==> flow/design.v (excerpt) <==
module cordic_sincos(
	input clk,
	input rst,
	input start,
	input [15:0] z0,
	output ready,
	output reg done,
	output [15:0] x,
	output [15:0] y
	);
Settings: LEC_CHECK=0, ABC_AREA=1, CAP_MARGIN=20, CORE_MARGIN=2, CORE_UTILIZATION=66, CTS_CLUSTER_SIZE=97, PLACE_DENSITY=0.39, SLEW_MARGIN=20; clock period 3.1 ns.
run.sh (not shown) runs the stock make flow with config.mk's settings and CLKGATE_MAP_FILE=.
The baseline ran to the end with violations: negative setup slack.
==> next run, changes <==
- CORE_UTILIZATION: 66 -> 72
- CTS_CLUSTER_DIAMETER: not set -> 216
- clock period: 3.1 -> 3.65 ns (I/O delays scaled with it)
The new run completed without violations.
Total power falls by about 26%.
Synthesized area does not change.
Via count goes down by 7.5%.
Setup slack is better by 0.69 ns.
Non-clock buffer count drops by 102.
Sequential share of layout area is higher by 2.6 points.
Count of clock-buffer cells in the layout stays the same.
Register-to-register slack improves by 0.69 ns.
Wire length shrinks by about 16%.
Maximum frequency rose by about 4%.
Global-route usage shrinks by 1.7 points.


The RTL this note starts from:
==> flow/design.v <==
`timescale 1ns / 1ps
module cla_slice_part(g,p,a,b);
 input a, b;
 output g;  
 output p;  
 assign g = a & b;
 assign p = a ^ b;
endmodule
module CarryPropagateGenerateUnit( g,p,a,b);
	input  [15:0] a,b;
	output [15:0] g,p;
	cla_slice_part s0(g[0],p[0],a[0],b[0]);
	cla_slice_part s1(g[1],p[1],a[1],b[1]);
	cla_slice_part s2(g[2],p[2],a[2],b[2]);
	cla_slice_part s3(g[3],p[3],a[3],b[3]);
	cla_slice_part s4(g[4],p[4],a[4],b[4]);
	cla_slice_part s5(g[5],p[5],a[5],b[5]);
	cla_slice_part s6(g[6],p[6],a[6],b[6]);
	cla_slice_part s7(g[7],p[7],a[7],b[7]);
	cla_slice_part s8(g[8],p[8],a[8],b[8]);
	cla_slice_part s9(g[9],p[9],a[9],b[9]);
	cla_slice_part s10(g[10],p[10],a[10],b[10]);
	cla_slice_part s11(g[11],p[11],a[11],b[11]);
	cla_slice_part s12(g[12],p[12],a[12],b[12]);
	cla_slice_part s13(g[13],p[13],a[13],b[13]);
	cla_slice_part s14(g[14],p[14],a[14],b[14]);
	cla_slice_part s15(g[15],p[15],a[15],b[15]);
endmodule
module SixteenBitSummationUnit(sum,p,carry,cin);
  input [14:0] carry;
  input cin;
  input [15:0] p;
  output [15:0] sum;
  assign sum[0] = p[0] ^ cin;
  assign sum[1] = p[1] ^ carry[0];
  assign sum[2] = p[2] ^ carry[1];
  assign sum[3] = p[3] ^ carry[2];
  assign sum[4] = p[4] ^ carry[3];
  assign sum[5] = p[5] ^ carry[4];
  assign sum[6] = p[6] ^ carry[5];
  assign sum[7] = p[7] ^ carry[6];
  assign sum[8] = p[8] ^ carry[7];
  assign sum[9] = p[9] ^ carry[8];
  assign sum[10] = p[10] ^ carry[9];
  assign sum[11] = p[11] ^ carry[10];
  assign sum[12] = p[12] ^ carry[11];
  assign sum[13] = p[13] ^ carry[12];
  assign sum[14] = p[14] ^ carry[13];
  assign sum[15] = p[15] ^ carry[14];
endmodule
module four_bit_block_cla(P,G,carry,p,g,cin);
	input [3:0] p,g;
	input cin;
	output [2:0] carry;
	output P,G;
	assign	carry[0] = 	g[0] |
											cin & p[0];
	assign	carry[1] =  g[1] |
											g[0] & p[1] |
											cin  &  p[0] & p[1];
	assign	carry[2] =  g[2] |
											g[1] & p[2] |
											g[0] & p [1] & p[2] |
											cin  & p[0] & p[1] & p[2];
	assign	P = p[0] & p[1] & p[2] & p[3];
	assign	G = g[3] | 
							g[2] & p[3] |
							g[1] & p[2] & p[3] |
							g[0] & p[1] & p[2] & p[3];
endmodule
module cla_16_two_level(sum,cout,a,b,cin);
	input [15:0] a, b;
	input cin;
	output [15:0] sum;
	output  cout;
	wire [15:0]   g, p,carry;  
	wire [3:0]  G,P;
	assign carry[3]  = G[0] | cin & P[0];
	assign carry[7]  = G[1] | G[0] & P[1] | cin & P[0] & P[1]; 
	assign carry[11] = G[2] |
										 G[1] & P[2] |
										 G[0] & P[1] & P[2] | 
										 cin  & P[0] & P[1] & P[2];
	assign cout = G[3] |
								G[2] & P[3] |
								G[1] & P[2] & P[3] |
								G[0] & P[1] & P[2] & P[3] |
								cin   & P[0] & P[1] & P[2] & P[3];
	CarryPropagateGenerateUnit   CPGU( g,p,a,b);
	four_bit_block_cla FBBC0(P[0],G[0],carry[2:0],p[3:0],g[3:0],cin);     
	four_bit_block_cla FBBC1(P[1],G[1],carry[6:4],p[7:4],g[7:4],carry[3]);   
	four_bit_block_cla FBBC2(P[2],G[2],carry[10:8],p[11:8],g[11:8],carry[7]);
	four_bit_block_cla FBBC3(P[3],G[3],carry[14:12],p[15:12],g[15:12],carry[11]); 
	SixteenBitSummationUnit TTBSU(sum,p,carry[14:0],cin);
endmodule
`timescale 1ns / 1ps
module xnew2(
	output reg [15:0] x,
	input [15:0] x0,
	input [15:0] y,
	input cin,
	input reset,
	input stop,
	input clk
	);
	wire [15:0] sum,a,b;
	wire cout;	 
	cla_16_two_level alu(sum,cout,a,b,cin);
	assign a=x;
	assign b=cin?(~y):y;
	always @(posedge clk)
	begin
		if(reset)
		begin
			x<=x0;
		end
		else
		begin
			if(!stop)
			begin
				x<=sum;
			end
			else
			begin
				x<=x;
			end
		end
	end
endmodule
`timescale 1ns / 1ps
module ynew2(
	output reg [15:0] y,
	input [15:0] y0,
	input [15:0] x,
	input cin,
	input reset,
	input stop,
	input clk
	);
	wire [15:0] sum,a,b;
	wire cout;	 
	cla_16_two_level alu(sum,cout,a,b,cin);
	assign a=y;
	assign b=cin?(~x):x;
	always @(posedge clk)
	begin
		if(reset)
		begin
			y<=y0;
		end
		else
		begin
			if(!stop)
			begin
				y<=sum;
			end
			else
			begin
				y<=y;
			end
		end	
	end
endmodule
`timescale 1ns / 1ps
module znew2(
	output reg [15:0] z,
	output zsign,
	input [15:0] z0,
	input [15:0] zrom,
	input cin,
	input reset,
	input stop,
	input clk
	);
	wire [15:0] sum,a,b;
	wire cout;	 
	cla_16_two_level alu(sum,cout,a,b,cin);
	assign a=z;
	assign b=cin?(~zrom):zrom;
	always @(posedge clk)
	begin
		if(reset)
		begin
			z<=z0;
		end
		else
		begin
			if(!stop)
				z<=sum;
			else
				z<=z;
		end	
	end
	assign zsign=z[15];
endmodule
`timescale 1ns / 1ps
module datapathnew2(
	output [15:0] x,
	output [15:0] y,
	input [15:0] z0,
	input [3:0] i,
	input reset,
	input stop,
	input clk
	); 
	parameter xinit=16'b0010_0110_1101_1101;	 
	parameter yinit=16'b0;
	reg [15:0] zrom_q;
	wire [15:0] xval,yval,zval;
	wire [15:0] x0,y0;
	wire [15:0] z;
	wire zsign;
	always @(*)
	begin
		case(i)
			4'd0: zrom_q=16'b0011_0010_0100_0011;
			4'd1: zrom_q=16'b0001_1101_1010_1100;
			4'd2: zrom_q=16'b0000_1111_1010_1101;
			4'd3: zrom_q=16'b0000_0111_1111_0101;
			4'd4: zrom_q=16'b0000_0011_1111_1110;
			4'd5: zrom_q=16'b0000_0001_1111_1111;
			4'd6: zrom_q=16'b0000_0000_1111_1111;
			4'd7: zrom_q=16'b0000_0000_0111_1111;
			4'd8: zrom_q=16'b0000_0000_0011_1111;
			4'd9: zrom_q=16'b0000_0000_0001_1111;
			4'd10: zrom_q=16'b0000_0000_0000_1111;
			4'd11: zrom_q=16'b0000_0000_0000_0111;
			4'd12: zrom_q=16'b0000_0000_0000_0011;
			4'd13: zrom_q=16'b0000_0000_0000_0001;
			4'd14: zrom_q=16'b0;
			4'd15: zrom_q=16'b0;
			default: zrom_q=16'b0;
		endcase
	end
	xnew2 xmod(x,x0,yval,xcin,reset,stop,clk);
	ynew2 ymod(y,y0,xval,ycin,reset,stop,clk);
	znew2 zmod(z,zsign,z0,zval,zcin,reset,stop,clk);
	assign x0=xinit;
	assign y0=yinit;
	assign xval=$signed(x)>>>i;
	assign yval=$signed(y)>>>i;
	assign zval=zrom_q;
	assign xcin=zsign?1'b0:1'b1;
	assign ycin=zsign?1'b1:1'b0;
	assign zcin=zsign?1'b0:1'b1;
endmodule
`timescale 1ns / 1ps
module cordic_sincos(
	input clk,
	input rst,
	input start,
	input [15:0] z0,
	output ready,
	output reg done,
	output [15:0] x,
	output [15:0] y
	);
	reg busy;
	reg [3:0] cnt;
	wire load;
	assign ready = ~busy;
	assign load = rst | (start & ~busy);
	always @(posedge clk)
	begin
		if(rst)
		begin
			busy <= 1'b0;
			cnt <= 4'd0;
			done <= 1'b0;
		end
		else
		begin
			done <= 1'b0;
			if(!busy)
			begin
				cnt <= 4'd0;
				if(start)
					busy <= 1'b1;
			end
			else
			begin
				cnt <= cnt + 4'd1;
				if(cnt == 4'd15)
				begin
					busy <= 1'b0;
					done <= 1'b1;
				end
			end
		end
	end
	datapathnew2 dp(x,y,z0,cnt,load,~busy,clk);
endmodule
==> flow/config.mk <==
export PLATFORM = sky130hd
export DESIGN_NAME = cordic_sincos
export DESIGN_NICKNAME = cordic_sincos
export VERILOG_FILES = /design/flow/design.v
export SDC_FILE = /design/flow/constraint.sdc
export NUM_CORES = 4
export LEC_CHECK = 0
export ABC_AREA = 1
export CAP_MARGIN = 20
export CORE_MARGIN = 2
export CORE_UTILIZATION = 72
export CTS_CLUSTER_DIAMETER = 188
export PLACE_DENSITY_LB_ADDON = 0.25
export SETUP_SLACK_MARGIN = -0.26
export SLEW_MARGIN = 20
export TNS_END_PERCENT = 5
==> flow/constraint.sdc <==
create_clock -name core_clock -period 2.99 [get_ports {clk}]
set_input_delay 0.5980 -clock core_clock [delete_from_list [all_inputs] [get_ports {clk}]]
set_output_delay 0.5980 -clock core_clock [all_outputs]
set_load 0.01 [all_outputs]
The baseline failed in global routing (5_1_grt), error GRT-0232.
==> next run, changes <==
CAP_MARGIN = 0   (was 20)
CTS_CLUSTER_DIAMETER = 197   (was 188)
TNS_END_PERCENT = not set   (was 5)
The new run aborted during global routing (5_1_grt).
Synthesized area does not change.
Die area does not change.
Synthesized cell count stays the same.
==> next run, changes <==
CAP_MARGIN = 20   (was 0)
CTS_CLUSTER_DIAMETER = 388   (was 197)
CTS_CLUSTER_SIZE = 89   (was not set)
PLACE_DENSITY_LB_ADDON = not set   (was 0.25)
SETUP_SLACK_MARGIN = not set   (was -0.26)
clock period = 2.36 ns   (was 2.99 ns; I/O delays follow)
This time the run failed in clock tree synthesis (4_1_cts).
Synthesized area does not change.
Die size stays the same.
Synthesized cell count is unchanged.
==> next run, changes <==
ABC_AREA = not set   (was 1)
CTS_CLUSTER_DIAMETER = 29   (was 388)
CTS_CLUSTER_SIZE = not set   (was 89)
SETUP_SLACK_MARGIN = 0.98   (was not set)
clock period = 3.98 ns   (was 2.36 ns; I/O delays follow)
What happened: This time the run finished with setup timing left. Synthesized cell count came out lower by about a fifth. Die size came out lower by a few percent. Synthesized area came out lower by a few percent.
Power is estimated from default activity; no workload was simulated.
